### flow/config.mk
export PLATFORM = sky130hd
export DESIGN_NAME = catTrap
export DESIGN_NICKNAME = catTrap
export VERILOG_FILES = /design/flow/design.v
export SDC_FILE = /design/flow/constraint.sdc
export NUM_CORES = 4
export LEC_CHECK = 0
export ABC_AREA = 1
export CAP_MARGIN = 40
export CELL_PAD_IN_SITES_DETAIL_PLACEMENT = 0
export CORE_ASPECT_RATIO = 0.7
export CORE_MARGIN = 2
export CORE_UTILIZATION = 21
export CTS_CLUSTER_DIAMETER = 379
export CTS_CLUSTER_SIZE = 55
export GPL_TIMING_DRIVEN = 0
export MIN_ROUTING_LAYER = met2
export PLACE_DENSITY_LB_ADDON = 0.04
export SETUP_SLACK_MARGIN = 0.81
export SLEW_MARGIN = 10
export TNS_END_PERCENT = 55
### flow/constraint.sdc
create_clock -name core_clock -period 6.2 [get_ports {Clk}]
set_input_delay 1.2400 -clock core_clock [delete_from_list [all_inputs] [get_ports {Clk}]]
set_output_delay 1.2400 -clock core_clock [all_outputs]
set_load 0.01 [all_outputs]
### flow/design.v
`timescale 1ns / 1ps
module catTrap(Clk, Reset, Down_b, hCount, vCount, rgb, bright, Block_col, Block_row);
	input	Clk, Reset, Down_b;
	input [7:0] Block_col, Block_row;
	reg btn_flag;
	integer i, j;
	reg [6:0] state;
	input [9:0] hCount, vCount;
	reg [83:0] board_map;    
	output reg [11:0] rgb;
	input bright;
	reg [1:0] cat_flag;
	reg [2:0] block_col;
  reg [2:0] block_row;
	reg [2:0] cat_col;
	reg [2:0] cat_row;
	localparam
		START =    7'b1000000,
		PLAY =   7'b0100000,
		GAMEOVER =   7'b0010000,
		GAMEWIN =  7'b0001000,
	WHITE = 12'b1111_1111_1111;
	parameter GRAY = 12'b1010_1010_1010;
	parameter BLACK = 12'b0000_0000_0000;
	parameter RED = 12'b1111_0000_0000;
	parameter ORANGE = 12'b1111_1000_0000;
	parameter GREEN = 12'b0000_1111_0000;
	wire [11:0] color [0:3];
	wire inbound;
	wire box00, box01, box02, box03, box04, box05, box06;
	wire box10, box11, box12, box13, box14, box15, box16;
	wire box20, box21, box22, box23, box24, box25, box26;
	wire box30, box31, box32, box33, box34, box35, box36;
	wire box40, box41, box42, box43, box44, box45, box46;
	wire box50, box51, box52, box53, box54, box55, box56;
	assign color[0] = WHITE;
	assign color[1] = GRAY;
	assign color[2] = ORANGE;
	assign color[3] = BLACK;
	always@ (*)
	begin
    	if(~bright )	 
			rgb = BLACK;
		else if (inbound)
		begin
			if(box00)
				rgb = color[board_map[70 +: 2]];
			else if (box01)
				rgb = color[board_map[72 +: 2]];
			else if (box02)
				rgb = color[board_map[74 +: 2]];
			else if (box03)
				rgb = color[board_map[76 +: 2]];
			else if (box04)
				rgb = color[board_map[78 +: 2]];
			else if (box05)
				rgb = color[board_map[80 +: 2]];
			else if (box06)
				rgb = color[board_map[82 +: 2]];
			else if (box10)
				rgb = color[board_map[56 +: 2]];
			else if (box11)
				rgb = color[board_map[58 +: 2]];
			else if (box12)
				rgb = color[board_map[60 +: 2]];
			else if (box13)
				rgb = color[board_map[62 +: 2]];
			else if (box14)
				rgb = color[board_map[64 +: 2]];
			else if (box15)
				rgb = color[board_map[66 +: 2]];
			else if (box16)
				rgb = color[board_map[68 +: 2]];
			else if (box20)
				rgb = color[board_map[42 +: 2]];
			else if (box21)
				rgb = color[board_map[44 +: 2]];
			else if (box22)
				rgb = color[board_map[46 +: 2]];
			else if (box23)
				rgb = color[board_map[48 +: 2]];
			else if (box24)
				rgb = color[board_map[50 +: 2]];
			else if (box25)
				rgb = color[board_map[52 +: 2]];
			else if (box26)
				rgb = color[board_map[54 +: 2]];
			else if (box30)
				rgb = color[board_map[28 +: 2]];
			else if (box31)
				rgb = color[board_map[30 +: 2]];
			else if (box32)
				rgb = color[board_map[32 +: 2]];
			else if (box33)
				rgb = color[board_map[34 +: 2]];
			else if (box34)
				rgb = color[board_map[36 +: 2]];
			else if (box35)
				rgb = color[board_map[38 +: 2]];
			else if (box36)
				rgb = color[board_map[40 +: 2]];
			else if (box40)
				rgb = color[board_map[14 +: 2]];
			else if (box41)
				rgb = color[board_map[16 +: 2]];
			else if (box42)
				rgb = color[board_map[18 +: 2]];
			else if (box43)
				rgb = color[board_map[20 +: 2]];
			else if (box44)
				rgb = color[board_map[22 +: 2]];
			else if (box45)
				rgb = color[board_map[24 +: 2]];
			else if (box46)
				rgb = color[board_map[26 +: 2]];
			else if (box50)
				rgb = color[board_map[0 +: 2]];
			else if (box51)
				rgb = color[board_map[2 +: 2]];
			else if (box52)
				rgb = color[board_map[4 +: 2]];
			else if (box53)
				rgb = color[board_map[6 +: 2]];
			else if (box54)
				rgb = color[board_map[8 +: 2]];
			else if (box55)
				rgb = color[board_map[10 +: 2]];
			else if (box56)
				rgb = color[board_map[12 +: 2]];
			else
				rgb = 12'b0000_0111_1111;
		end
		else
		begin
			if (state == GAMEOVER)
				rgb = RED;
			else if (state == GAMEWIN)
				rgb = GREEN;
			else if (state == START)
			     rgb = ORANGE;
			else
				rgb = 12'b1010_1111_1111;
	     end
	end
	assign inbound = ((hCount >= 190)&&(hCount <= 550)&&(vCount >= 140)&&(vCount <= 450));
	assign box00 = ((hCount >= 200)&&(hCount <= 250)&&(vCount >= 150)&&(vCount <= 200));
	assign box01 = ((hCount >= 250)&&(hCount <= 300)&&(vCount >= 150)&&(vCount <= 200));
	assign box02 = ((hCount >= 300)&&(hCount <= 350)&&(vCount >= 150)&&(vCount <= 200));
	assign box03 = ((hCount >= 350)&&(hCount <= 400)&&(vCount >= 150)&&(vCount <= 200));
	assign box04 = ((hCount >= 400)&&(hCount <= 450)&&(vCount >= 150)&&(vCount <= 200));
	assign box05 = ((hCount >= 450)&&(hCount <= 500)&&(vCount >= 150)&&(vCount <= 200));
	assign box06 = ((hCount >= 500)&&(hCount <= 550)&&(vCount >= 150)&&(vCount <= 200));
	assign box10 = ((hCount >= 200)&&(hCount <= 250)&&(vCount >= 200)&&(vCount <= 250));
	assign box11 = ((hCount >= 250)&&(hCount <= 300)&&(vCount >= 200)&&(vCount <= 250));
	assign box12 = ((hCount >= 300)&&(hCount <= 350)&&(vCount >= 200)&&(vCount <= 250));
	assign box13 = ((hCount >= 350)&&(hCount <= 400)&&(vCount >= 200)&&(vCount <= 250));
	assign box14 = ((hCount >= 400)&&(hCount <= 450)&&(vCount >= 200)&&(vCount <= 250));
	assign box15 = ((hCount >= 450)&&(hCount <= 500)&&(vCount >= 200)&&(vCount <= 250));
	assign box16 = ((hCount >= 500)&&(hCount <= 550)&&(vCount >= 200)&&(vCount <= 250));
	assign box20 = ((hCount >= 200)&&(hCount <= 250)&&(vCount >= 250)&&(vCount <= 300));
	assign box21 = ((hCount >= 250)&&(hCount <= 300)&&(vCount >= 250)&&(vCount <= 300));
	assign box22 = ((hCount >= 300)&&(hCount <= 350)&&(vCount >= 250)&&(vCount <= 300));
	assign box23 = ((hCount >= 350)&&(hCount <= 400)&&(vCount >= 250)&&(vCount <= 300));
	assign box24 = ((hCount >= 400)&&(hCount <= 450)&&(vCount >= 250)&&(vCount <= 300));
	assign box25 = ((hCount >= 450)&&(hCount <= 500)&&(vCount >= 250)&&(vCount <= 300));
	assign box26 = ((hCount >= 500)&&(hCount <= 550)&&(vCount >= 250)&&(vCount <= 300));
	assign box30 = ((hCount >= 200)&&(hCount <= 250)&&(vCount >= 300)&&(vCount <= 350));
	assign box31 = ((hCount >= 250)&&(hCount <= 300)&&(vCount >= 300)&&(vCount <= 350));
	assign box32 = ((hCount >= 300)&&(hCount <= 350)&&(vCount >= 300)&&(vCount <= 350));
	assign box33 = ((hCount >= 350)&&(hCount <= 400)&&(vCount >= 300)&&(vCount <= 350));
	assign box34 = ((hCount >= 400)&&(hCount <= 450)&&(vCount >= 300)&&(vCount <= 350));
	assign box35 = ((hCount >= 450)&&(hCount <= 500)&&(vCount >= 300)&&(vCount <= 350));
	assign box36 = ((hCount >= 500)&&(hCount <= 550)&&(vCount >= 300)&&(vCount <= 350));
	assign box40 = ((hCount >= 200)&&(hCount <= 250)&&(vCount >= 350)&&(vCount <= 400));
	assign box41 = ((hCount >= 250)&&(hCount <= 300)&&(vCount >= 350)&&(vCount <= 400));
	assign box42 = ((hCount >= 300)&&(hCount <= 350)&&(vCount >= 350)&&(vCount <= 400));
	assign box43 = ((hCount >= 350)&&(hCount <= 400)&&(vCount >= 350)&&(vCount <= 400));
	assign box44 = ((hCount >= 400)&&(hCount <= 450)&&(vCount >= 350)&&(vCount <= 400));
	assign box45 = ((hCount >= 450)&&(hCount <= 500)&&(vCount >= 350)&&(vCount <= 400));
	assign box46 = ((hCount >= 500)&&(hCount <= 550)&&(vCount >= 350)&&(vCount <= 400));
	assign box50 = ((hCount >= 200)&&(hCount <= 250)&&(vCount >= 400)&&(vCount <= 450));
	assign box51 = ((hCount >= 250)&&(hCount <= 300)&&(vCount >= 400)&&(vCount <= 450));
	assign box52 = ((hCount >= 300)&&(hCount <= 350)&&(vCount >= 400)&&(vCount <= 450));
	assign box53 = ((hCount >= 350)&&(hCount <= 400)&&(vCount >= 400)&&(vCount <= 450));
	assign box54 = ((hCount >= 400)&&(hCount <= 450)&&(vCount >= 400)&&(vCount <= 450));
	assign box55 = ((hCount >= 450)&&(hCount <= 500)&&(vCount >= 400)&&(vCount <= 450));
	assign box56 = ((hCount >= 500)&&(hCount <= 550)&&(vCount >= 400)&&(vCount <= 450));
	reg [83:0] next_map;
	reg [6:0] next_state;
	reg [2:0] next_cat_col;
	reg [2:0] next_cat_row;
	always @ (*)
	begin
		next_state = state;
		next_cat_col = cat_col;
		next_cat_row = cat_row;
		block_row = 3'b000;
		block_col = 3'b000;
		cat_flag = 1;
		for (i = 0; i < 6; i = i + 1)
			for (j = 0; j < 7; j = j + 1)
				next_map[2*((i)*7+(j)) +: 2] = board_map[2*((i)*7+(j)) +: 2];
			case(state)
				START:
				begin
						if (Down_b)
							begin
								 next_state = PLAY;
							end
				end
				PLAY:
				begin
	        if (Down_b)
	            begin
	            case(Block_row)
	               8'b00000000: block_row = 3'b000;
	               8'b00000001: block_row = 3'b001;
	               8'b00000010: block_row = 3'b010;
	               8'b00000100: block_row = 3'b011;
	               8'b00001000: block_row = 3'b100;
	               8'b00010000: block_row = 3'b101;
	               8'b00100000: block_row = 3'b110;
	               8'b01000000: block_row = 3'b111;
	               default: block_row = 3'b000;
	              endcase
	              case(Block_col)
	               8'b00000000: block_col = 3'b000;
	               8'b00000001: block_col = 3'b001;
	               8'b00000010: block_col = 3'b010;
	               8'b00000100: block_col = 3'b011;
	               8'b00001000: block_col = 3'b100;
	               8'b00010000: block_col = 3'b101;
	               8'b00100000: block_col = 3'b110;
	               8'b01000000: block_col = 3'b111;
	               default: block_col = 3'b000;
	              endcase
                    if ((block_row <= 3'd5)&&(block_col <= 3'd6))
                      next_map[2*((block_row)*7+(block_col)) +: 2] = 3;
                    cat_flag = 1;
                    if ((next_map[2*((next_cat_row+1)*7+(next_cat_col)) +: 2] != 3)&&(cat_flag==1))
                      begin
                        next_map[2*((next_cat_row+1)*7+(next_cat_col)) +: 2] = 2;
                        next_map[2*((next_cat_row)*7+(next_cat_col)) +: 2] = 0;
                        next_cat_row = next_cat_row + 1;
                        cat_flag = 0;
                      end
                    else if ((next_map[2*((next_cat_row)*7+(next_cat_col+1)) +: 2] != 3)&&(cat_flag==1))
                      begin
                        next_map[2*((next_cat_row)*7+(next_cat_col+1)) +: 2] = 2;
                        next_map[2*((next_cat_row)*7+(next_cat_col)) +: 2] = 0;
                        next_cat_col = next_cat_col + 1;
                        cat_flag = 0;
                      end
                    else if ((next_map[2*((next_cat_row-1)*7+(next_cat_col)) +: 2] != 3)&&(cat_flag==1))
                      begin
                        next_map[2*((next_cat_row-1)*7+(next_cat_col)) +: 2] = 2;
                        next_map[2*((next_cat_row)*7+(next_cat_col)) +: 2] = 0;
                        next_cat_row = next_cat_row - 1;
                        cat_flag = 0;
                      end
                    else if ((next_map[2*((next_cat_row)*7+(next_cat_col-1)) +: 2] != 3)&&(cat_flag==1))
                      begin
                        next_map[2*((next_cat_row)*7+(next_cat_col-1)) +: 2] = 2;
                        next_map[2*((next_cat_row)*7+(next_cat_col)) +: 2] = 0;
                        next_cat_col = next_cat_col - 1;
                        cat_flag = 0;
                      end
                    else
                      next_state = GAMEWIN;
	            end
								 if ((next_cat_row > 4)||(next_cat_col > 5)||(next_cat_col < 1)||(next_cat_row < 1))
									 next_state = GAMEOVER;
	           end
				GAMEOVER:
				begin
	      end
				GAMEWIN:
				begin
	      end
				default: ;
		  endcase
	end
	always @ (posedge Clk, posedge Reset)
	begin
		if(Reset)
		begin
			state <= START;
			cat_col <= 3'd3;
			cat_row <= 3'd3;
			for (i = 0; i < 6; i = i + 1)
				for (j = 0; j < 7; j = j + 1)
					board_map[2*((i)*7+(j)) +: 2] <= ((i + j) % 2 == 1) ? 2'd1 : 2'd0;
			board_map[48 +: 2] <= 2;  
		end
		else
		begin
			state <= next_state;
			cat_col <= next_cat_col;
			cat_row <= next_cat_row;
			for (i = 0; i < 6; i = i + 1)
				for (j = 0; j < 7; j = j + 1)
					board_map[2*((i)*7+(j)) +: 2] <= next_map[2*((i)*7+(j)) +: 2];
	   end 
    end
endmodule
### flow/run.sh
#!/bin/bash
# the make line also repeats each setting of config.mk as NAME=value (left out here)
make -C /OpenROAD-flow-scripts/flow DESIGN_CONFIG=/design/flow/config.mk WORK_HOME=/design/flow/orfs CLKGATE_MAP_FILE= finish
==> reports/results.tsv, run 1 <==
metric	value	unit
gp_congestion	1.213	
top_cells_by_area	nand2_1 19%, o21ai_0 12%, inv_1 11%	
flop_cell	dfrtp_1	
ios	52	
synth.avg_cell_area	5.344	um^2
syn_area	17380	um^2
aoi_share	0.2539	
first-error	[ERROR GRT-0116] Global routing finished with congestion. Check the congestion regions in the DRC Viewer.	
dp_hpwl	118.7	mm
core-area	82140	um^2
placed_area	20550	um^2
fp.dieW	347.8	um
ys_seq_frac	0.1373	
outcome	stopped before the end	
synth-seq-cells	94	
fp_util	0.2116	
yosysUniqueCellTypes	63	
cts_hold_buf	0	
failing_step	5_1_grt	
pre_cts_ws	-4335	ps
numPlacedInstances	4446	
netlist_top_cells_count	900 x nand2_1, 493 x inv_1, 437 x nor2_1, 401 x o21ai_0, 176 x a21oi_1	
async_reset_ff_frac	1.000	
yosys.cell_count.top_type	nand2_1	
ys_area	17380	um^2
grt_usage	0.6099	
topCombFamilyByArea	simple AND/OR/NAND/NOR gates	
yosys.area_share.xor_xnor	0.01462	
synth.largest_area_cell	nand2_1	
root_buffer	clkbuf_16	
simple_gate_share	0.3897	
dieHeight	244.7	um
ys_cells	3252	
port_buffers	50	
mux_share	0	
cts_inserted_buffers	9	
rows	88	
cts.htree.levels	3	
chipArea	85110	um^2
cts.path.max_buffers	2	
fa_ha_area_frac	0.06998	
clock_sinks	94	
yosys_warnings	1	
enable_flop_cells	0	
gr-total-overflow	138	
synth_top_area_share	0.1944	
syn_nets	3379	
syn_inst	3252	
-- per-stage QoR --
step | utilization
CTS | 0.2974
detailed placement | 0.2502
global placement | 0.2403
floorplan | -
-- per-layer routing --
metal	global-route usage	GRT overflow
met1	-	-
met2	0.6468	2
met3	0.7742	118
met4	0.2716	0
met5	0.5317	18
-- repair_timing --
item / CTS
cloned: 4
gates resized: 777
endpoints found under the setup margin: 105
pin swaps: 164
setup buffers: 156
==> inputs of run 2 (changes only) <==
- ABC_AREA: 1 -> default
- CORE_ASPECT_RATIO: 0.7 -> default
- CTS_CLUSTER_DIAMETER: 379 -> 67
- CTS_CLUSTER_SIZE: 55 -> 37
- GPL_TIMING_DRIVEN: 0 -> default
- HOLD_SLACK_MARGIN: default -> 0.07
- SETUP_SLACK_MARGIN: 0.81 -> default
- SLEW_MARGIN: 10 -> 20
- TNS_END_PERCENT: 55 -> default
- clock period: 6.2 -> 6.8 ns (I/O delays scaled with it)
==> run 2 against run 1 <==
  * The layout now fails its checks (negative setup slack)
  * Die area shrank 4.4%
  * Synthesized area decreased by 4.4%
  * Synthesized cell count decreased by 22%
==> reports/results.tsv, run 2 <==
metric	value	unit	change
outcome	complete, but fails checks		
violations	negative setup slack		
enable_flop_cells	0		unchanged
gp_congestion	1.078		-11%
grt_pass1_vias	37110		
regToRegStartpoint	cat_row[1]$_DFFE_PP1P_		
cpMostUsedCell	buf_6		
ios	52		unchanged
yosysUniqueCellTypes	108		+71%
async_reset_ff_frac	1.000		unchanged
rows	103		+17%
tns	-27320	ps	
antenna_found_initial	1		
finalCritPeriodShare	1.071		
first_pass_iters	52		
fin_ws	-481.8	ps	
worst_pin_slew	1038	ps	
topCombFamilyByArea	AND-OR/OR-AND gates		
rr_endpoint	board_map[59]$_DFFE_PP0P_		
hold_ws	570.1	ps	
placed_area	22260	um^2	+8.3%
port_buffers	51		+2.0%
clock_sinks	94		unchanged
synth.avg_cell_area	6.580	um^2	+23%
clk_latency	450	ps	
cp_top_family	AND-OR/OR-AND gates		
yosys_warnings	1		unchanged
fin_cells	4148		
rsz0062_at_grt	yes		
whs_path_depth	2		
hold_viol_final	0		
chipArea	81350	um^2	-4.4%
worst_path_largest_cell_delay	640	ps	
worstPathRequired	7120	ps	
flop_cell	dfrtp_1		
fp.dieW	285.2	um	-18%
cts_inserted_buffers	9		unchanged
routedWlPerCell	36.54	um	
cp-end-kind	flip-flop		
warnings	50		
r2r_cells	21		
crit_slowest_cell	o211ai_1		
vias_per_cell	8.313		
synthToLayoutAreaGrowth	66.33	%	
cts_hold_buf	0		unchanged
cts.path.max_buffers	2		unchanged
postLayoutCellArea	27620	um^2	
syn_area	16610	um^2	-4.4%
syn_nets	2651		-22%
clkTransAtPathRegs	110	ps	
max-slew-margin-rel	0.3080		
hp-start	board_map[49]$_DFFE_PP1P_		
max_cap_viol_count	0		
min_path_type	flip-flop to flip-flop		
critical_path_class	input port to flip-flop		
yosys.area_share.xor_xnor	0.03096		+0.01635
nets	3202		
vias	34480		
cts.htree.levels	3		unchanged
aoi_share	0.3923		+0.1385
fp_util	0.2113		-0.0002993
finalCriticalPeriod	7282	ps	
grt_pass1_wl	203.5	mm	
synth.largest_area_cell	dfrtp_1		
mux_share	0.01153		+0.01153
gr-total-overflow	0		
synth-seq-cells	94		unchanged
grt_usage	0.5419		
grt_max_degree	50		
critPathLaunch	Block_col[1]		
drt_wl_total	151.6	mm	
finalSetupViolations	91		
fa_ha_area_frac	0.07323		+0.003242
dp_hpwl	110.2	mm	-7.1%
cp_max_fo	7		
cp.depth	27		
ys_area	16610	um^2	-4.4%
startpoint_type	input port		
dieHeight	285.2	um	+17%
drc	0		
hold_end	board_map[49]$_DFFE_PP1P_		
numPlacedInstances	3946		-11%
fmax	137.3	MHz	
ys_seq_frac	0.1437		+0.006361
ys_cells	2524		-22%
cts_tree	done		
top_cells_by_area	dfrtp_1 10%, a21oi_1 9.3%, nand2_1 7.7%		
syn_inst	2524		-22%
crit_buf_inv	8		
finClkSkew	42.61	ps	
yosys.cell_count.top_type	nand2_1		
maxSlewViolCount	0		
worst-r2r-setup-slack	-350	ps	
drt_iter0_markers	8961		
synth_top_area_share	0.1009		-0.09345
netlist_top_cells_count	340 x nand2_1, 309 x a21oi_1, 254 x nor2_1, 199 x o21ai_0, 120 x clkbuf_1		
core-area	78610	um^2	-4.3%
ant_nets	0		
root_buffer	clkbuf_16		
arrival	7610	ps	
simple_gate_share	0.2870		-0.1027
crit_end	state[1]$_DFF_PP0_		
## run 2: per-stage QoR
stage               setup slack [ps]    util
finish                        -481.8  0.3514
floorplan                     -241.6       -
global route                  -686.7  0.3510
global placement               -1741  0.2820
CTS                           -398.2  0.3256
detailed placement             -1791  0.2832
## run 2: layer usage
layer,vias up,share of wire,GRT usage
met1,10760,0,-
met5,-,0.028,0.4297
met3,1876,0.40,0.6794
met2,11140,0.43,0.5861
met4,130,0.14,0.2467
li1,10580,-,-
## run 2: timing repair
item,CTS,global route
gates cloned,13,5
setup endpoints to repair,105,105
setup buffers,104,86
gates resized,463,371
pin swaps,165,238
## run 2: final cells by class
type / instances / area, um^2
Tap cell: 1050 / 1314
Fill cell: 8484 / 50990
Clock buffer: 11 / 252.7
Timing Repair Buffer: 727 / 7037
Clock inverter: 5 / 57.56
Antenna cell: 18 / 45.04
Multi-Input combinational cell: 2184 / 16310
Inverter: 59 / 224.0
Sequential cell: 94 / 2386
==> inputs of run 3 (changes only) <==
- ABC_AREA: default -> 1
- CAP_MARGIN: 40 -> 20
- CELL_PAD_IN_SITES_DETAIL_PLACEMENT: 0 -> default
- CORE_UTILIZATION: 21 -> 72
- CTS_CLUSTER_DIAMETER: 67 -> default
- CTS_CLUSTER_SIZE: 37 -> default
- HOLD_SLACK_MARGIN: 0.07 -> default
- MAX_ROUTING_LAYER: default -> met4
- MIN_ROUTING_LAYER: met2 -> default
- PLACE_DENSITY_LB_ADDON: 0.04 -> 0.01
- SETUP_SLACK_MARGIN: default -> 0.54
- clock period: 6.8 -> 5.18 ns (I/O delays scaled with it)
==> run 3 against run 2 <==
  * The run now fails in 4_1_cts
  * Die area fell by 69%
  * Synthesized cell count rose by 29%
  * Synthesized area rose by 4.6%
==> reports/results.tsv, run 3 <==
metric	value	unit	change
top_cells_by_area	nand2_1 19%, o21ai_0 12%, inv_1 11%		
numPlacedInstances	4082		+3.4%
netlist_top_cells_count	900 x nand2_1, 493 x inv_1, 437 x nor2_1, 401 x o21ai_0, 176 x a21oi_1		
yosys_warnings	1		unchanged
syn_area	17380	um^2	+4.6%
enable_flop_cells	0		unchanged
ys_area	17380	um^2	+4.6%
fp_util	0.7360		+0.5247
port_buffers	51		unchanged
yosys.cell_count.top_type	nand2_1		
dp_hpwl	75.25	mm	-32%
simple_gate_share	0.3897		+0.1027
gp_congestion	1.347		+25%
synth-seq-cells	94		unchanged
async_reset_ff_frac	1.000		unchanged
synth_top_area_share	0.1944		+0.09345
chipArea	25390	um^2	-69%
fa_ha_area_frac	0.06998		-0.003242
topCombFamilyByArea	simple AND/OR/NAND/NOR gates		
pre_cts_ws	-3890	ps	-2099 ps
yosys.area_share.xor_xnor	0.01462		-0.01635
outcome	stopped before the end		
mux_share	0		-0.01153
yosysUniqueCellTypes	63		-42%
failing_step	4_1_cts		
rows	56		-46%
synth.largest_area_cell	nand2_1		
fp.dieW	159.4	um	-44%
syn_nets	3379		+27%
ys_seq_frac	0.1373		-0.006361
ys_cells	3252		+29%
dieHeight	159.4	um	-44%
aoi_share	0.2539		-0.1385
first-error	[ERROR DPL-0038] Utilization greater than 100%, impossible to legalize		
core-area	23610	um^2	-70%
ios	52		unchanged
synth.avg_cell_area	5.344	um^2	-19%
flop_cell	dfrtp_1		
syn_inst	3252		+29%
run 3: through the flow:
step / cell area (um^2) / util / setup TNS [ps]
detailed placement: 22770 / 0.9644 / -303550
floorplan: 18040 / - / -126840
global placement: 22770 / 0.9644 / -251290
==> inputs of run 4 (changes only) <==
- CAP_MARGIN: 20 -> 0
- CELL_PAD_IN_SITES_DETAIL_PLACEMENT: default -> 0
- CTS_CLUSTER_DIAMETER: default -> 67
- CTS_CLUSTER_SIZE: default -> 86
- HOLD_SLACK_MARGIN: default -> 0.07
- MAX_ROUTING_LAYER: met4 -> default
- MIN_ROUTING_LAYER: default -> met1
- PLACE_DENSITY_LB_ADDON: 0.01 -> 0.3
- SETUP_SLACK_MARGIN: 0.54 -> 1.39
- clock period: 5.18 -> 4.7 ns (I/O delays scaled with it)
==> run 4 against run 3 <==
  * The flow stops in 3_5_place_dp
  * Synthesized cell count stayed put
  * Die area stayed put
  * Synthesized area stayed put
==> reports/results.tsv, run 4 <==
metric	value	unit	change
outcome	stopped before the end		
failing_step	3_5_place_dp		
first-error	[ERROR DPL-0033] detailed placement checks failed during check placement.		
chipArea	25390	um^2	unchanged
netlist_top_cells_count	900 x nand2_1, 493 x inv_1, 437 x nor2_1, 401 x o21ai_0, 176 x a21oi_1		
synth_top_area_share	0.1944		unchanged
synth-seq-cells	94		unchanged
topCombFamilyByArea	simple AND/OR/NAND/NOR gates		
core-area	23610	um^2	unchanged
yosys.area_share.xor_xnor	0.01462		unchanged
yosysUniqueCellTypes	63		unchanged
aoi_share	0.2539		unchanged
ys_area	17380	um^2	unchanged
synth.largest_area_cell	nand2_1		
synth.avg_cell_area	5.344	um^2	unchanged
rows	56		unchanged
port_buffers	51		unchanged
enable_flop_cells	0		unchanged
syn_area	17380	um^2	unchanged
fp_util	0.7360		unchanged
gp_congestion	1.352		+0.40%
fa_ha_area_frac	0.06998		unchanged
mux_share	0		unchanged
syn_nets	3379		unchanged
ys_cells	3252		unchanged
dieHeight	159.4	um	unchanged
simple_gate_share	0.3897		unchanged
top_cells_by_area	nand2_1 19%, o21ai_0 12%, inv_1 11%		
syn_inst	3252		unchanged
flop_cell	dfrtp_1		
fp.dieW	159.4	um	unchanged
ios	52		unchanged
yosys_warnings	1		unchanged
async_reset_ff_frac	1.000		unchanged
ys_seq_frac	0.1373		unchanged
yosys.cell_count.top_type	nand2_1		
==> run 4: through the flow <==
step                    cell area (um^2)  hold slack (ps)  setup WS (ps)
after floorplan                    17820            454.7          -1842
after global placement             23230            483.1          -3549
==> inputs of run 5 (changes only) <==
- ABC_AREA: 1 -> default
- CAP_MARGIN: 0 -> 20
- CELL_PAD_IN_SITES_DETAIL_PLACEMENT: 0 -> default
- CORE_UTILIZATION: 72 -> 58
- CTS_CLUSTER_DIAMETER: 67 -> default
- CTS_CLUSTER_SIZE: 86 -> default
- HOLD_SLACK_MARGIN: 0.07 -> default
- MIN_ROUTING_LAYER: met1 -> default
- PLACE_DENSITY_LB_ADDON: 0.3 -> default
- SETUP_SLACK_MARGIN: 1.39 -> default
- clock period: 4.7 -> 8.2 ns (I/O delays scaled with it)
==> run 5 against run 4 <==
  * Synthesized area down 4.4%
  * Synthesized cell count fell by 22%
  * Die area grew 18%
  * The layout now fails its checks (negative setup slack)
==> reports/results.tsv, run 5 <==
metric	value	unit	change
top_cells_by_area	dfrtp_1 10%, a21oi_1 9.3%, nand2_1 7.7%		
crit_end	board_map[74]$_DFFE_PP1P_		
max_cap_viol_count	0		
enable_flop_cells	0		unchanged
fp.dieW	173.2	um	+8.7%
aoi_share	0.3923		+0.1385
hold_viol_final	0		
crit_slowest_cell	fa_1		
maxSlewViolCount	0		
synth-seq-cells	94		unchanged
flop_cell	dfrtp_1		
rr_endpoint	board_map[37]$_DFFE_PP0P_		
whs_path_depth	2		
regToRegStartpoint	cat_row[0]$_DFFE_PP1P_		
yosys_warnings	1		unchanged
fa_ha_area_frac	0.07323		+0.003242
clk_latency	380	ps	
chipArea	30010	um^2	+18%
violations	negative setup slack		
async_reset_ff_frac	1.000		unchanged
ant_nets	0		
hp-start	board_map[2]$_DFFE_PP1P_		
routedWlPerCell	30.64	um	
gp_congestion	1.229		-9.1%
cp-end-kind	flip-flop		
min_path_type	flip-flop to flip-flop		
first_pass_iters	17		
synth.avg_cell_area	6.580	um^2	+23%
numPlacedInstances	3015		
worst-r2r-setup-slack	650	ps	
cp.depth	27		
worstPathRequired	8460	ps	
placed_area	18900	um^2	
cts.htree.levels	3		
ys_cells	2524		-22%
drt_wl_total	93.18	mm	
synthToLayoutAreaGrowth	17.43	%	
vias	24070		
cts_hold_buf	0		
dieHeight	173.2	um	+8.7%
simple_gate_share	0.2870		-0.1027
arrival	8610	ps	
yosys.cell_count.top_type	nand2_1		
port_buffers	51		unchanged
synth_top_area_share	0.1009		-0.09345
clock_sinks	94		
dp_hpwl	68.27	mm	
critPathLaunch	Block_row[0]		
grt_pass1_vias	21930		
worst_path_largest_cell_delay	560	ps	
topCombFamilyByArea	AND-OR/OR-AND gates		
fin_cells	3041		
crit_buf_inv	7		
syn_nets	2651		-22%
core-area	28010	um^2	+19%
ios	52		unchanged
drc	0		
startpoint_type	input port		
fp_util	0.5929		-0.1430
warnings	49		
finClkSkew	26.46	ps	
clkTransAtPathRegs	70	ps	
hold_ws	574.2	ps	
rows	61		+8.9%
cp_max_fo	4		
yosysUniqueCellTypes	108		+71%
vias_per_cell	7.915		
yosys.area_share.xor_xnor	0.03096		+0.01635
critical_path_class	input port to flip-flop		
max-slew-margin-rel	0.1483		
fin_ws	-151.4	ps	
finalSetupViolations	40		
ys_seq_frac	0.1437		+0.006361
ys_area	16610	um^2	-4.4%
syn_area	16610	um^2	-4.4%
postLayoutCellArea	19500	um^2	
finalCriticalPeriod	8351	ps	
grt_max_degree	67		
syn_inst	2524		-22%
root_buffer	clkbuf_16		
cpMostUsedCell	buf_4		
grt_pass1_wl	135.9	mm	
nets	2781		
synth.largest_area_cell	dfrtp_1		
drt_iter0_markers	5540		
cts_inserted_buffers	9		
mux_share	0.01153		+0.01153
grt_usage	0.5901		
outcome	complete, but fails checks		
r2r_cells	24		
cp_top_family	AND-OR/OR-AND gates		
worst_pin_slew	1273	ps	
cts.path.max_buffers	2		
finalCritPeriodShare	1.018		
fmax	119.7	MHz	
gr-total-overflow	0		
antenna_found_initial	3		
hold_end	board_map[2]$_DFFE_PP1P_		
netlist_top_cells_count	340 x nand2_1, 309 x a21oi_1, 254 x nor2_1, 199 x o21ai_0, 120 x clkbuf_1		
cts_tree	done		
==> run 5: metrics by stage <==
step / setup slack (ps) / setup TNS [ps] / util
final: -151.4 / -2463 / 0.6963
after global routing: -204.4 / -8027 / 0.6959
after CTS: 19.02 / 0 / 0.6876
after detailed placement: -441.7 / -20550 / 0.6746
after global placement: -268.0 / -6002 / 0.6746
after floorplan: 208.0 / 0 / -
==> run 5: repair_timing <==
item                                    in CTS  in global routing
resized                                      4                 40
pin swaps                                    1                  8
endpoints found under the setup margin      15                 93
setup buffers                                2                  4
==> run 5: layout make-up <==
class                   instances  area [um^2]
fillers                      2419         8508
multi-input cells            2183        13510
clock buffers                  11        242.7
clock inverters                 5        81.33
flip-flops and latches         94         2386
repair buffers                307         2576
well taps                     378        473.0
diodes                          4        10.01
inverters                      59        224.0
==> run 5: metal layers <==
| metal | GRT usage | part of all wire | up-vias |
|---|---|---|---|
| met4 | 0.4629 | 0.11 | 9 |
| met1 | 0.6871 | 0.32 | 10770 |
| met5 | 0.009615 | 0.0011 | - |
| li1 | - | - | 9780 |
| met3 | 0.3020 | 0.19 | 896 |
| met2 | 0.8115 | 0.37 | 2617 |
==> inputs of run 6 (changes only) <==
- CORE_UTILIZATION: 58 -> 52
- CTS_CLUSTER_DIAMETER: default -> 331
- CTS_CLUSTER_SIZE: default -> 90
- clock period: 8.2 -> 10.0 ns (I/O delays scaled with it)
==> run 6 against run 5 <==
  * Now clean on timing, DRC and antenna
  * Critical path depth is 4 lower
  * Synthesized cell count is the same
  * Sequential share of layout area grew 1.1 points
  * First-iteration DRC count decreased by 14%
  * Highest routed layer unchanged
==> reports/results.tsv, run 6 <==
metric	value	unit	change
whs_path_depth	2		unchanged
outcome	complete, no violations		
syn_inst	2524		unchanged
top_cells_by_area	dfrtp_1 10%, a21oi_1 9.3%, nand2_1 7.7%		
max_cap_viol_count	0		unchanged
synth.avg_cell_area	6.580	um^2	unchanged
gr-total-overflow	0		unchanged
synth.largest_area_cell	dfrtp_1		
ys_seq_frac	0.1437		unchanged
gp_congestion	1.147		-6.7%
core-area	31470	um^2	+12%
clock_sinks	94		unchanged
routedWlPerCell	32.31	um	+5.4%
hold_end	board_map[82]$_DFFE_PP1P_		
rsz0062_at_grt	no		
critical_path_class	input port to flip-flop		
finClkSkew	24.90	ps	-1.562 ps
clk_latency	390	ps	about the same
hp-start	board_map[82]$_DFFE_PP1P_		
flop_cell	dfrtp_1		
startpoint_type	input port		
vias	22980		-4.5%
finalCriticalPeriod	9675	ps	
arrival	9960	ps	+1350 ps
rr_endpoint	board_map[76]$_DFFE_PP0P_		
nFillCells	3042		+26%
ys_cells	2524		unchanged
worst_pin_slew	1356	ps	+83.27 ps
crit_end	board_map[76]$_DFFE_PP0P_		
root_buffer	clkbuf_16		
mux_share	0.01153		unchanged
topCombFamilyByArea	AND-OR/OR-AND gates		
crit_slowest_cell	a31oi_1		
fa_ha_area_frac	0.07323		unchanged
yosys.cell_count.top_type	nand2_1		
grt_pass1_wl	137.1	mm	+0.89%
aoi_share	0.3923		unchanged
antenna_found_initial	4		+1
port_buffers	51		unchanged
fmax	103.4	MHz	
cts.htree.levels	3		unchanged
finalSetupViolations	0		-100%
vias_per_cell	7.961		+0.58%
simple_gate_share	0.2870		unchanged
nets	2603		-6.4%
maxSlewViolCount	0		unchanged
worstPathRequired	10280	ps	+1820 ps
ys_area	16610	um^2	unchanged
cp.depth	23		-15%
fp.dieW	182.7	um	+5.5%
syn_area	16610	um^2	unchanged
min_path_type	flip-flop to flip-flop		
cp_max_fo	16		+12
cp_top_family	AND-OR/OR-AND gates		
postLayoutCellArea	17900	um^2	-8.2%
ios	52		unchanged
synthToLayoutAreaGrowth	7.782	%	
async_reset_ff_frac	1.000		unchanged
regToRegStartpoint	cat_row[0]$_DFFE_PP1P_		
logic_area	13360	um^2	-1.1%
dieHeight	182.7	um	+5.5%
grt_usage	0.5481		-0.04203
cts.path.max_buffers	2		unchanged
finalCritPeriodShare	0.9675		-0.05096
hold_viol_final	0		unchanged
grt_max_degree	92		+37%
warnings	49		unchanged
critPathLaunch	Block_row[6]		
placed_area	17570	um^2	-7.0%
cts_tree	done		
hold_ws	554.7	ps	-19.52 ps
synth_top_area_share	0.1009		unchanged
r2r_cells	19		-21%
cts_hold_buf	0		unchanged
max-slew-margin-rel	0.09407		-0.05424
cts_inserted_buffers	9		unchanged
drt_wl_total	93.25	mm	about the same
crit_chain	clkdlybuf4s50_1, nor4b_1, a211oi_2, nor4_1, inv_1, fa_1, fa_1, fa_1, nand2b_1, o2bb2ai_1, xor2_1, buf_4, a2111oi_4, buf_4, buf_4, a21oi_1, a311oi_1, o211ai_1, a221o_1, and4bb_2, a31oi_1, a31oi_1, o22a_1		
regArea	2386	um^2	unchanged
crit_buf_inv	5		-2
worst-r2r-setup-slack	2440	ps	+1790 ps
dp_hpwl	69.08	mm	+1.2%
clkTransAtPathRegs	90	ps	+20 ps
synth-seq-cells	94		unchanged
netlist_top_cells_count	340 x nand2_1, 309 x a21oi_1, 254 x nor2_1, 199 x o21ai_0, 120 x clkbuf_1		
grt_pass1_vias	21330		-2.7%
drt_iter0_markers	4773		-14%
enable_flop_cells	0		unchanged
worst_path_largest_cell_delay	620	ps	+60 ps
drc	0		unchanged
first_pass_iters	11		-6
yosysUniqueCellTypes	108		unchanged
chipArea	33380	um^2	+11%
yosys.area_share.xor_xnor	0.03096		unchanged
cp-end-kind	flip-flop		
yosys_warnings	1		unchanged
ant_nets	0		unchanged
rows	65		+6.6%
fp_util	0.5277		-0.06525
syn_nets	2651		unchanged
==> run 6: timing repair <==
item                       in CTS  in global routing
gates resized                   0                  4
setup endpoints to repair       0                 64
buffers inserted                0                  0
==> run 6: final cells by class <==
type	count	share of cell area
diodes	3	0.0004194
clock buffers	9	0.01258
clock inverters	7	0.003495
inverters	59	0.01251
multi-input cells	2183	0.7463
flip-flops and latches	94	0.1333
well taps	402	0.02810
repair buffers	129	0.06333
==> run 6: per-layer routing <==
metal  global-route usage  share of wire
met4               0.4139          0.099
met1               0.6520           0.34
met2               0.7603           0.38
met5              0.03259         0.0021
met3               0.2548           0.17
==> run 6: metrics by stage <==
step / std cells / setup TNS (ps) / setup WS, ps / util
after floorplan: 2524 / 0 / 1648 / -
after global placement: 2866 / -126.9 / -126.9 / 0.5579
after detailed placement: 2867 / -57.59 / -57.59 / 0.5581
after CTS: 2883 / 0 / 305.0 / 0.5672
after global routing: 2883 / 0 / 122.8 / 0.5685
final: 2886 / 0 / 325.0 / 0.5688
==> inputs of run 7 (changes only) <==
- ABC_AREA: default -> 1
- CORE_ASPECT_RATIO: default -> 1.3
- CORE_UTILIZATION: 52 -> 26
- CTS_CLUSTER_DIAMETER: 331 -> 296
- CTS_CLUSTER_SIZE: 90 -> default
- GPL_TIMING_DRIVEN: default -> 0
- SLEW_MARGIN: 20 -> 15
- TNS_END_PERCENT: default -> 95
==> run 7 against run 6 <==
  * The layout now fails its checks (negative setup slack)
  * Maximum frequency shrank 4.9%
  * Die area grew 110%
  * Register-to-register slack lost 1200 ps
  * Design area grew 16%
  * Via count grew 5.8%
  * Hold slack lost 37 ps
==> reports/results.tsv, run 7 <==
metric	value	unit	change
vias	24300		+5.8%
dp_hpwl	92.01	mm	+33%
arrival	8170	ps	-1790 ps
first_pass_iters	8		-3
worst-r2r-setup-slack	1290	ps	-1150 ps
finalCritPeriodShare	1.017		+0.04977
regArea	2386	um^2	unchanged
routedWlPerCell	27.54	um	-15%
flop_cell	dfrtp_1		
topCombFamilyByArea	simple AND/OR/NAND/NOR gates		
clkTransAtPathRegs	70	ps	-20 ps
cts_inserted_buffers	9		unchanged
grt_usage	0.3390		-0.2091
worst_path_largest_cell_delay	420	ps	-200 ps
violations	negative setup slack		
regToRegStartpoint	cat_row[0]$_DFFE_PP1P_		
yosysUniqueCellTypes	63		-42%
synthToLayoutAreaGrowth	19.89	%	
fp_util	0.2614		-0.2663
fp.dieW	230.7	um	+26%
fmax	98.30	MHz	-4.9%
startpoint_type	input port		
fin_ws	-172.7	ps	-497.7 ps
outcome	complete, but fails checks		
rows	108		+66%
nFillCells	7663		+150%
ys_area	17380	um^2	+4.6%
core-area	66480	um^2	+110%
cp-end-kind	primary output		
yosys.area_share.xor_xnor	0.01462		-0.01635
whs_path_depth	2		unchanged
hold_viol_final	0		unchanged
mux_share	0		-0.01153
crit_buf_inv	29		+24
ant_nets	0		unchanged
maxSlewViolCount	0		unchanged
grt_pass1_wl	165.9	mm	+21%
finClkSkew	16.69	ps	-8.211 ps
aoi_share	0.2539		-0.1385
critPathLaunch	vCount[4]		
cts_tree	done		
dieHeight	298.8	um	+64%
worst_pin_slew	1300	ps	-55.88 ps
drc	0		unchanged
ys_cells	3252		+29%
logic_area	13380	um^2	+0.16%
root_buffer	clkbuf_16		
netlist_top_cells_count	900 x nand2_1, 493 x inv_1, 437 x nor2_1, 401 x o21ai_0, 176 x a21oi_1		
clock_sinks	94		unchanged
cpMostUsedCell	nand2_1		
rr_endpoint	board_map[78]$_DFFE_PP1P_		
drt_wl_total	118.2	mm	+27%
drt_iter0_markers	3018		-37%
max_cap_viol_count	0		unchanged
antenna_found_initial	9		+5
crit_slowest_cell	o21ai_1		
cts.htree.levels	3		unchanged
ys_seq_frac	0.1373		-0.006361
cp_top_family	buffers and inverters		
vias_per_cell	5.659		-29%
worstPathRequired	8000	ps	-2280 ps
synth_top_area_share	0.1944		+0.09345
fa_ha_area_frac	0.06998		-0.003242
top_cells_by_area	nand2_1 19%, o21ai_0 12%, inv_1 11%		
hold_end	state[2]$_DFF_PP0_		
clk_latency	440	ps	+50 ps
cts.path.max_buffers	2		unchanged
async_reset_ff_frac	1.000		unchanged
rsz0062_at_grt	yes		
critical_path_class	input port to primary output		
max-slew-margin-rel	0.1332		+0.03911
r2r_cells	27		+8
finalCriticalPeriod	10170	ps	+497.7 ps
yosys_warnings	1		unchanged
min_path_type	flip-flop to flip-flop		
syn_area	17380	um^2	+4.6%
synth.largest_area_cell	nand2_1		
gr-total-overflow	0		unchanged
syn_inst	3252		+29%
hold_ws	517.5	ps	-37.25 ps
grt_max_degree	65		-29%
syn_nets	3379		+27%
grt_pass1_vias	23370		+9.5%
synth-seq-cells	94		unchanged
hp-start	state[2]$_DFF_PP0_		
finalSetupViolations	10		+10
gp_congestion	1.166		+1.6%
synth.avg_cell_area	5.344	um^2	-19%
cp_max_fo	7		-9
crit_end	rgb[11]		
enable_flop_cells	0		unchanged
port_buffers	50		-2.0%
simple_gate_share	0.3897		+0.1027
pre_cts_ws	-2307	ps	-2250 ps
ios	52		unchanged
chipArea	68940	um^2	+110%
cp.depth	64		+180%
nets	3531		+36%
warnings	49		unchanged
yosys.cell_count.top_type	nand2_1		
## run 7: final cells by class
class,instances,share of cell area
Sequential cell,94,0.1145
Clock buffer,9,0.01081
Multi-Input combinational cell,2542,0.6422
Tap cell,880,0.05285
Antenna cell,5,0.0006006
Clock inverter,7,0.002402
Timing Repair Buffer,142,0.05964
Inverter,513,0.09447
Buffer,102,0.02246
## run 7: timing repair
item,4_1_cts,5_1_grt
pin swaps,63,59
setup buffers,61,18
endpoints found under the setup margin,103,99
hold buffers,0,0
hold endpoints to repair,0,0
gates resized,288,164
## run 7: routing by layer
layer / up-vias / wire length, um / track usage
met2: 1454 / 51750 / 0.5353
met5: - / 75 / 0
li1: 10960 / - / -
met4: 10 / 13010 / 0.3046
met1: 11360 / 42600 / 0.3757
met3: 512 / 10800 / 0.08588
## run 7: through the flow
step / cells / area [um^2] / util / setup TNS [ps]
2_1_floorplan: 3252 / 17380 / - / 0
3_3_place_gp: 4182 / 18980 / 0.2855 / -312470
3_5_place_dp: 4194 / 19170 / 0.2883 / -178660
4_1_cts: 4271 / 20300 / 0.3053 / -528.7
5_1_grt: 4290 / 20820 / 0.3132 / -9314
6_report: 4294 / 20830 / 0.3134 / -695.9
==> inputs of run 8 (changes only) <==
- ABC_AREA: 1 -> default
- CORE_ASPECT_RATIO: 1.3 -> default
- CORE_UTILIZATION: 26 -> 56
- CTS_CLUSTER_DIAMETER: 296 -> default
- GPL_TIMING_DRIVEN: 0 -> default
- SETUP_SLACK_MARGIN: default -> 2.3
- SLEW_MARGIN: 15 -> 20
- TNS_END_PERCENT: 95 -> 5
- clock period: 10.0 -> 8.38 ns (I/O delays scaled with it)
==> run 8 against run 7 <==
  * Highest routed layer unchanged
  * Global-route usage rose by 25 points
  * Largest cell class unchanged
  * Now clean on timing, DRC and antenna
  * Core utilization grew 37 points
  * Final cell count is 30% lower
  * Routed wire length fell by 18%
  * Synthesized cell count down 22%
  * Hold slack better by 31 ps
==> reports/results.tsv, run 8 <==
metric	value	unit	change
outcome	complete, no violations		
root_buffer	clkbuf_16		
busiest_layer	met2		
pre_cts_ws	-142.3	ps	+2165 ps
warnings	52		+6.1%
cp.depth	26		-59%
yosys.area_share.xor_xnor	0.03096		+0.01635
cts_tree	done		
critical_path_class	input port to flip-flop		
cpMostUsedCell	o21ai_0		
hold_viol_final	0		unchanged
regToRegStartpoint	cat_row[0]$_DFFE_PP1P_		
postLayoutCellArea	20010	um^2	-4.0%
worst_pin_slew	1294	ps	-6.560 ps
finalCoreUtilization	0.6805		+0.3671
simple_gate_share	0.2870		-0.1027
min_path_type	flip-flop to flip-flop		
dieHeight	176.2	um	-41%
tns	0	ps	+695.9 ps
first_pass_iters	14		+6
ant_nets	0		unchanged
yosysUniqueCellTypes	108		+71%
use_met1	0.6657		+0.2899
vias_per_cell	8.064		+43%
nets	2737		-22%
grt_usage	0.5939		+0.2549
fa_ha_area_frac	0.07323		+0.003242
aoi_share	0.3923		+0.1385
maxSlewViolCount	0		unchanged
regArea	2386	um^2	unchanged
drt_wl_total	96.76	mm	-18%
synthToLayoutAreaGrowth	20.46	%	
gp_congestion	1.215		+4.2%
clock_sinks	94		unchanged
clkTransAtPathRegs	70	ps	about the same
synth.avg_cell_area	6.580	um^2	+23%
synth_top_area_share	0.1009		-0.09345
cp_max_fo	26		+19
max_cap_viol_count	0		unchanged
critPathLaunch	Block_row[5]		
port_buffers	51		+2.0%
worst-r2r-setup-slack	700	ps	-590 ps
cts.htree.levels	3		unchanged
synth.largest_area_cell	dfrtp_1		
whs_path_depth	2		unchanged
yosys.cell_count.top_type	nand2_1		
grt.met2_usage	0.8268		+0.2915
syn_inst	2524		-22%
cp-end-kind	flip-flop		
syn_nets	2651		-22%
worst_path_largest_cell_delay	660	ps	+240 ps
chipArea	31050	um^2	-55%
cp_top_family	AND-OR/OR-AND gates		
crit_end	board_map[15]$_DFFE_PP0P_		
drt_iter0_markers	5939		+97%
mux_share	0.01153		+0.01153
arrival	8230	ps	+60 ps
synth-seq-cells	94		unchanged
antenna_found_initial	8		-1
core-area	29400	um^2	-56%
finalSetupViolations	0		-10
logic_area	14180	um^2	+6.0%
crit_buf_inv	7		-76%
cts_inserted_buffers	9		unchanged
rows	63		-42%
ys_cells	2524		-22%
crit_slowest_cell	a21oi_1		
async_reset_ff_frac	1.000		unchanged
yosys_warnings	1		unchanged
grt_max_degree	78		+20%
fmax	124.7	MHz	
finClkSkew	19.78	ps	+3.089 ps
startpoint_type	input port		
fin_ws	363.5	ps	+536.2 ps
dp_hpwl	67.51	mm	-27%
top_cells_by_area	dfrtp_1 10%, a21oi_1 9.3%, nand2_1 7.7%		
ios	52		unchanged
finalCriticalPeriod	8017	ps	
r2r_cells	22		-19%
fp_util	0.5649		+0.3035
worstPathRequired	8590	ps	+590 ps
gr-total-overflow	0		unchanged
finalCritPeriodShare	0.9566		-0.06065
grt_pass1_vias	22230		-4.9%
placed_area	18420	um^2	-3.9%
vias	24270		-0.10%
routedWlPerCell	32.15	um	+17%
grt_pass1_wl	139.2	mm	-16%
rr_endpoint	board_map[78]$_DFFE_PP1P_		
flop_cell	dfrtp_1		
rsz0062_at_grt	yes		
drc	0		unchanged
hold_end	board_map[49]$_DFFE_PP1P_		
nFillCells	2515		-67%
clk_latency	400	ps	-40 ps
enable_flop_cells	0		unchanged
netlist_top_cells_count	340 x nand2_1, 309 x a21oi_1, 254 x nor2_1, 199 x o21ai_0, 120 x clkbuf_1		
syn_area	16610	um^2	-4.4%
max-slew-margin-rel	0.1358		+0.002598
ys_seq_frac	0.1437		+0.006361
ys_area	16610	um^2	-4.4%
use_met3	0.3236		+0.2378
hp-start	board_map[49]$_DFFE_PP1P_		
topCombFamilyByArea	AND-OR/OR-AND gates		
fp.dieW	176.2	um	-24%
cts.path.max_buffers	2		unchanged
## run 8: through the flow
step | hold WS, ps | std cells
6_report | 548.1 | 3010
5_1_grt | 562.8 | 3007
4_1_cts | 543.9 | 2963
3_5_place_dp | 532.5 | 2927
3_3_place_gp | 516.2 | 2927
2_1_floorplan | 469.9 | 2524
## run 8: final cells by class
type                       instances  area share
clock buffer                      10     0.01144
tap                              390     0.02439
inverter                          59     0.01119
clock inverter                     6    0.004878
sequential                        94      0.1193
antenna                            5   0.0006254
timing repair buffer             261      0.1194
multi-input combinational       2185      0.7088
## run 8: metal layers
layer,part of all wire,vias up
li1,-,9725
met1,0.32,10960
met2,0.38,2611
met3,0.19,968
met4,0.12,14
met5,0.0029,-
## run 8: timing repair
item                                    in CTS  in global routing
setup buffers                               16                 39
pin swaps                                   35                 42
endpoints found under the setup margin     105                105
gates resized                               89                137
hold buffers                                 0                  0
cloned                                       4                  3
==> inputs of run 9 (changes only) <==
- ABC_AREA: default -> 1
- CORE_ASPECT_RATIO: default -> 0.5
- CORE_UTILIZATION: 56 -> 68
- CTS_CLUSTER_DIAMETER: default -> 262
- CTS_CLUSTER_SIZE: default -> 98
- PLACE_DENSITY: default -> 0.39
- SETUP_SLACK_MARGIN: 2.3 -> -0.55
- TNS_END_PERCENT: 5 -> 10
- clock period: 8.38 -> 5.57 ns (I/O delays scaled with it)
==> run 9 against run 8 <==
  * The run now fails in 5_1_grt
  * Die area is 13% lower
  * Synthesized cell count is 29% higher
  * Synthesized area is 4.6% higher
==> reports/results.tsv, run 9 <==
metric	value	unit	change
outcome	stopped before the end		
failing_step	5_1_grt		
first-error	[ERROR GRT-0116] Global routing finished with congestion. Check the congestion regions in the DRC Viewer.		
topCombFamilyByArea	simple AND/OR/NAND/NOR gates		
syn_inst	3252		+29%
dp_hpwl	67.83	mm	+0.48%
synth_top_area_share	0.1944		+0.09345
synth-seq-cells	94		unchanged
ys_area	17380	um^2	+4.6%
syn_nets	3379		+27%
async_reset_ff_frac	1.000		unchanged
fp.dieW	230.1	um	+31%
aoi_share	0.2539		-0.1385
mux_share	0		-0.01153
yosys.area_share.xor_xnor	0.01462		-0.01635
cts_inserted_buffers	9		unchanged
grt_usage	0.7887		
yosys.cell_count.top_type	nand2_1		
chipArea	26930	um^2	-13%
netlist_top_cells_count	900 x nand2_1, 493 x inv_1, 437 x nor2_1, 401 x o21ai_0, 176 x a21oi_1		
ios	52		unchanged
yosysUniqueCellTypes	63		-42%
top_cells_by_area	nand2_1 19%, o21ai_0 12%, inv_1 11%		
cts.htree.levels	3		unchanged
ys_cells	3252		+29%
flop_cell	dfrtp_1		
syn_area	17380	um^2	+4.6%
gp_congestion	1.387		+14%
synth.largest_area_cell	nand2_1		
placed_area	22180	um^2	+20%
ys_seq_frac	0.1373		-0.006361
cts.path.max_buffers	2		unchanged
core-area	25140	um^2	-15%
synth.avg_cell_area	5.344	um^2	-19%
clock_sinks	94		unchanged
fp_util	0.6913		+0.1265
rows	41		-35%
dieHeight	117.0	um	-34%
fa_ha_area_frac	0.06998		-0.003242
gr-total-overflow	86		
enable_flop_cells	0		unchanged
root_buffer	clkbuf_16		
yosys_warnings	1		unchanged
simple_gate_share	0.3897		+0.1027
port_buffers	51		unchanged
-- run 9: what timing repair did --
action                                  4_1_cts
hold buffers                                  0
buffers inserted                             54
pin swaps                                    59
resized                                     289
endpoints found under the setup margin      105
-- run 9: metal layers --
metal | GRT overflow | global-route usage
met1 | 2 | 0.7854
met2 | 41 | 0.9566
met3 | 8 | 0.6567
met4 | 35 | 0.7600
met5 | 0 | 0.4375
-- run 9: metrics by stage --
step / cells / worst slack (ps) / setup TNS, ps / hold WS, ps
2_1_floorplan: 3252 / -1324 / -91040 / 454.7
3_3_place_gp: 4065 / -2850 / -231690 / 484.3
3_5_place_dp: 4065 / -3049 / -275370 / 503.4
4_1_cts: 4134 / -2299 / -166450 / 534.2
==> inputs of run 10 (changes only) <==
- ABC_AREA: 1 -> default
- CAP_MARGIN: 20 -> 0
- CORE_ASPECT_RATIO: 0.5 -> default
- CORE_UTILIZATION: 68 -> 30
- CTS_CLUSTER_DIAMETER: 262 -> default
- CTS_CLUSTER_SIZE: 98 -> 15
- PLACE_DENSITY: 0.39 -> default
- SETUP_SLACK_MARGIN: -0.55 -> default
- TNS_END_PERCENT: 10 -> default
- clock period: 5.57 -> 10.0 ns (I/O delays scaled with it)
==> run 10 against run 9 <==
  * The run now finishes clean
  * Die area increased by 110%
  * Synthesized cell count decreased by 22%
  * Synthesized area decreased by 4.4%
==> reports/results.tsv, run 10 <==
metric	value	unit	change
finalSetupViolations	0		
chipArea	57260	um^2	+110%
synth.avg_cell_area	6.580	um^2	+23%
vias	21530		
worst_path_largest_cell_delay	950	ps	
drt_iter0_markers	3194		
drt_wl_total	97.20	mm	
cts_setup_buffers	0		-100%
syn_area	16610	um^2	-4.4%
root_buffer	clkbuf_16		
synth.largest_area_cell	dfrtp_1		
nFillCells	6060		
worst_pin_slew	1178	ps	
fa_ha_area_frac	0.07323		+0.003242
finalCriticalPeriod	9342	ps	
clk_latency	420	ps	
cts_resized	0		-100%
topCombFamilyByArea	AND-OR/OR-AND gates		
rr_endpoint	board_map[37]$_DFFE_PP0P_		
fp_util	0.3026		-0.3887
crit_slowest_cell	nor3_1		
cts_hold_buf	0		unchanged
warnings	47		
simple_gate_share	0.2870		-0.1027
dieHeight	239.3	um	+100%
async_reset_ff_frac	1.000		unchanged
enable_flop_cells	0		unchanged
vias_per_cell	6.734		
ant_nets	0		
fmax	107.0	MHz	
core-area	54880	um^2	+120%
crit_chain	clkdlybuf4s50_1, nor4b_1, a211oi_2, nor4_1, inv_1, fa_1, fa_1, fa_1, nand2b_1, o2bb2ai_1, xnor2_1, nor3_1, and3_1, o21ai_0, a22oi_1, a41oi_1, a2111oi_4, buf_4, nor3_1, a21oi_1, a221oi_1, a21oi_1, o21ai_0		
outcome	complete, no violations		
max-slew-margin-rel	0.2088		
cp_top_family	AND-OR/OR-AND gates		
dp_hpwl	73.52	mm	+8.4%
whs_path_depth	1		
tns	0	ps	
fp.dieW	239.3	um	+4.0%
maxSlewViolCount	0		
grt_max_degree	83		
fin_ws	657.9	ps	
worstPathRequired	10310	ps	
nets	2614		
cp.depth	23		
rsz0062_at_grt	no		
ys_cells	2524		-22%
hold_end	state[0]$_DFF_PP1_		
grt_pass1_vias	19850		
pre_cts_ws	353.9	ps	+3403 ps
antenna_found_initial	1		
yosysUniqueCellTypes	108		+71%
min_path_type	flip-flop to flip-flop		
gp_congestion	1.078		-22%
hold_viol_final	0		
synth_top_area_share	0.1009		-0.09345
hp-start	state[0]$_DFF_PP1_		
flop_cell	dfrtp_1		
cts.htree.levels	3		unchanged
arrival	9650	ps	
crit_buf_inv	3		
critical_path_class	input port to flip-flop		
cp-end-kind	flip-flop		
first_pass_iters	6		
routedWlPerCell	30.40	um	
mux_share	0.01153		+0.01153
grt_pass1_wl	140.0	mm	
top_cells_by_area	dfrtp_1 10%, a21oi_1 9.3%, nand2_1 7.7%		
numPlacedInstances	3180		-22%
clkTransAtPathRegs	90	ps	
cts_inserted_buffers	9		unchanged
ios	52		unchanged
critPathLaunch	Block_row[6]		
synthToLayoutAreaGrowth	10.66	%	
cts_tree	done		
yosys.area_share.xor_xnor	0.03096		+0.01635
yosys_warnings	1		unchanged
drc	0		
startpoint_type	input port		
gr-total-overflow	0		
rows	86		+110%
aoi_share	0.3923		+0.1385
fin_cells	3198		
finalCritPeriodShare	0.9342		
synth-seq-cells	94		unchanged
syn_inst	2524		-22%
ys_seq_frac	0.1437		+0.006361
grt_usage	0.3340		
clock_sinks	94		unchanged
cp_max_fo	26		
syn_nets	2651		-22%
ys_area	16610	um^2	-4.4%
yosys.cell_count.top_type	nand2_1		
max_cap_viol_count	0		
netlist_top_cells_count	340 x nand2_1, 309 x a21oi_1, 254 x nor2_1, 199 x o21ai_0, 120 x clkbuf_1		
port_buffers	51		unchanged
finClkSkew	20.73	ps	
r2r_cells	22		
regToRegStartpoint	cat_row[0]$_DFFE_PP1P_		
worst-r2r-setup-slack	2270	ps	
cts.path.max_buffers	2		unchanged
cpMostUsedCell	fa_1		
crit_end	board_map[75]$_DFFE_PP0P_		
-- run 10: area by class of cell --
class / count / area [um^2] / area share
Antenna cell: 2 / 5.005 / 0.0002723
Timing Repair Buffer: 140 / 1241 / 0.06753
Multi-Input combinational cell: 2183 / 13350 / 0.7265
Clock buffer: 10 / 239.0 / 0.01300
Sequential cell: 94 / 2386 / 0.1298
Tap cell: 704 / 880.8 / 0.04793
Clock inverter: 6 / 51.30 / 0.002791
Inverter: 59 / 224.0 / 0.01219
-- run 10: per-stage QoR --
step	area (um^2)	util	hold slack [ps]
5_1_grt	18370	0.3348	530.0
6_report	18380	0.3349	516.5
4_1_cts	18360	0.3346	517.6
3_3_place_gp	18070	0.3293	501.2
2_1_floorplan	16610	-	469.9
3_5_place_dp	18070	0.3293	503.7
-- run 10: layer usage --
metal | vias to the layer above | track usage | share of wire
met4 | 0 | 0.2258 | 0.075
met2 | 1554 | 0.4832 | 0.41
met5 | - | 0 | 0
met3 | 353 | 0.1056 | 0.12
li1 | 9458 | - | -
met1 | 10170 | 0.4222 | 0.39
==> inputs of run 11 (changes only) <==
- CAP_MARGIN: 0 -> 20
- CORE_UTILIZATION: 30 -> 40
- CTS_CLUSTER_DIAMETER: default -> 296
- CTS_CLUSTER_SIZE: 15 -> default
- SLEW_MARGIN: 20 -> 15
==> run 11 against run 10 <==
  * Highest routed layer is now met5
  * Still clean
  * Maximum frequency is 4.0% lower
  * Critical endpoint is now board_map[37]$_DFFE_PP0P_
  * Synthesized cell count stayed put
==> reports/results.tsv, run 11 <==
metric	value	unit	change
cp-end-kind	flip-flop		
yosys_warnings	1		unchanged
worst-r2r-setup-slack	2110	ps	-160 ps
hold_ws	561.7	ps	+45.23 ps
worst_path_largest_cell_delay	590	ps	-360 ps
crit_buf_inv	3		unchanged
cp.depth	22		-4.3%
hp-start	board_map[26]$_DFFE_PP1P_		
root_buffer	clkbuf_16		
hold_viol_final	0		unchanged
routedWlPerCell	32.64	um	+7.4%
finalSetupViolations	0		unchanged
clk_latency	390	ps	-30 ps
synth.largest_area_cell	dfrtp_1		
finalCritPeriodShare	0.9735		+0.03925
fp_util	0.4058		+0.1032
cts_inserted_buffers	9		unchanged
cts_setup_buffers	0		unchanged
fp.dieW	207.8	um	-13%
regToRegStartpoint	cat_row[0]$_DFFE_PP1P_		
max-slew-margin-rel	0.1987		-0.01010
gp_congestion	1.129		+4.7%
core-area	40920	um^2	-25%
synthToLayoutAreaGrowth	10.23	%	
drc	0		unchanged
rr_endpoint	board_map[37]$_DFFE_PP0P_		
vias	22360		+3.8%
top_cells_by_area	dfrtp_1 10%, a21oi_1 9.3%, nand2_1 7.7%		
ys_seq_frac	0.1437		unchanged
rows	74		-14%
grt_pass1_vias	20740		+4.5%
cts.htree.levels	3		unchanged
nFillCells	4381		-28%
cp_top_family	simple AND/OR/NAND/NOR gates		
flop_cell	dfrtp_1		
fa_ha_area_frac	0.07323		unchanged
synth-seq-cells	94		unchanged
ys_cells	2524		unchanged
cp_max_fo	12		-54%
min_path_type	flip-flop to flip-flop		
crit_chain	clkdlybuf4s50_1, nor4b_1, a211oi_2, nor4_1, inv_1, fa_1, fa_1, fa_1, xor2_2, nand2_1, or2_1, nor4_2, nand2_1, a32o_1, a221o_1, o41ai_1, and3_1, nand2_1, buf_4, a221o_1, a311oi_1, a21o_1		
worst_pin_slew	1197	ps	+19.78 ps
max_cap_viol_count	0		unchanged
simple_gate_share	0.2870		unchanged
netlist_top_cells_count	340 x nand2_1, 309 x a21oi_1, 254 x nor2_1, 199 x o21ai_0, 120 x clkbuf_1		
gr-total-overflow	0		unchanged
dp_hpwl	75.72	mm	+3.0%
critical_path_class	input port to flip-flop		
fmax	102.7	MHz	-4.0%
enable_flop_cells	0		unchanged
critPathLaunch	Block_row[2]		
warnings	47		unchanged
vias_per_cell	7.348		+9.1%
finClkSkew	14.63	ps	-6.102 ps
port_buffers	51		unchanged
clock_sinks	94		unchanged
ys_area	16610	um^2	unchanged
r2r_cells	22		unchanged
chipArea	43170	um^2	-25%
crit_slowest_cell	clkdlybuf4s50_1		
topCombFamilyByArea	AND-OR/OR-AND gates		
arrival	10050	ps	+400 ps
outcome	complete, no violations		
drt_wl_total	99.34	mm	+2.2%
ios	52		unchanged
## run 11: timing repair
| item | CTS | global route |
|---|---|---|
| resized | 0 | 1 |
| setup endpoints to repair | 0 | 46 |
| hold buffers | 0 | 0 |
## run 11: cell type report
class | count | area, um^2 | area share
well taps | 532 | 665.6 | 0.03636
clock inverters | 6 | 83.83 | 0.004579
repair buffers | 158 | 1376 | 0.07518
flip-flops and latches | 94 | 2386 | 0.1303
inverters | 59 | 224.0 | 0.01223
clock buffers | 10 | 239.0 | 0.01305
diodes | 1 | 2.502 | 0.0001367
multi-input cells | 2183 | 13330 | 0.7281
## run 11: layer usage
metal	vias to the layer above	share of wire	track usage
met3	564	0.13	0.1419
met1	10550	0.37	0.5467
li1	9474	-	-
met2	1773	0.40	0.6429
met5	-	0.00016	0
met4	2	0.095	0.3375
## run 11: through the flow
| stage | TNS, ps | util | setup slack (ps) | instance area [um^2] | instances |
|---|---|---|---|---|---|
| finish | 0 | 0.4474 | 265.4 | 18310 | 3043 |
| CTS | 0 | 0.4470 | 354.1 | 18290 | 3041 |
| detailed placement | 0 | 0.4391 | 14.51 | 17970 | 3025 |
| floorplan | 0 | - | 1648 | 16610 | 2524 |
| global placement | -9.609 | 0.4391 | -9.609 | 17970 | 3025 |
| global route | 0 | 0.4473 | 156.9 | 18310 | 3042 |
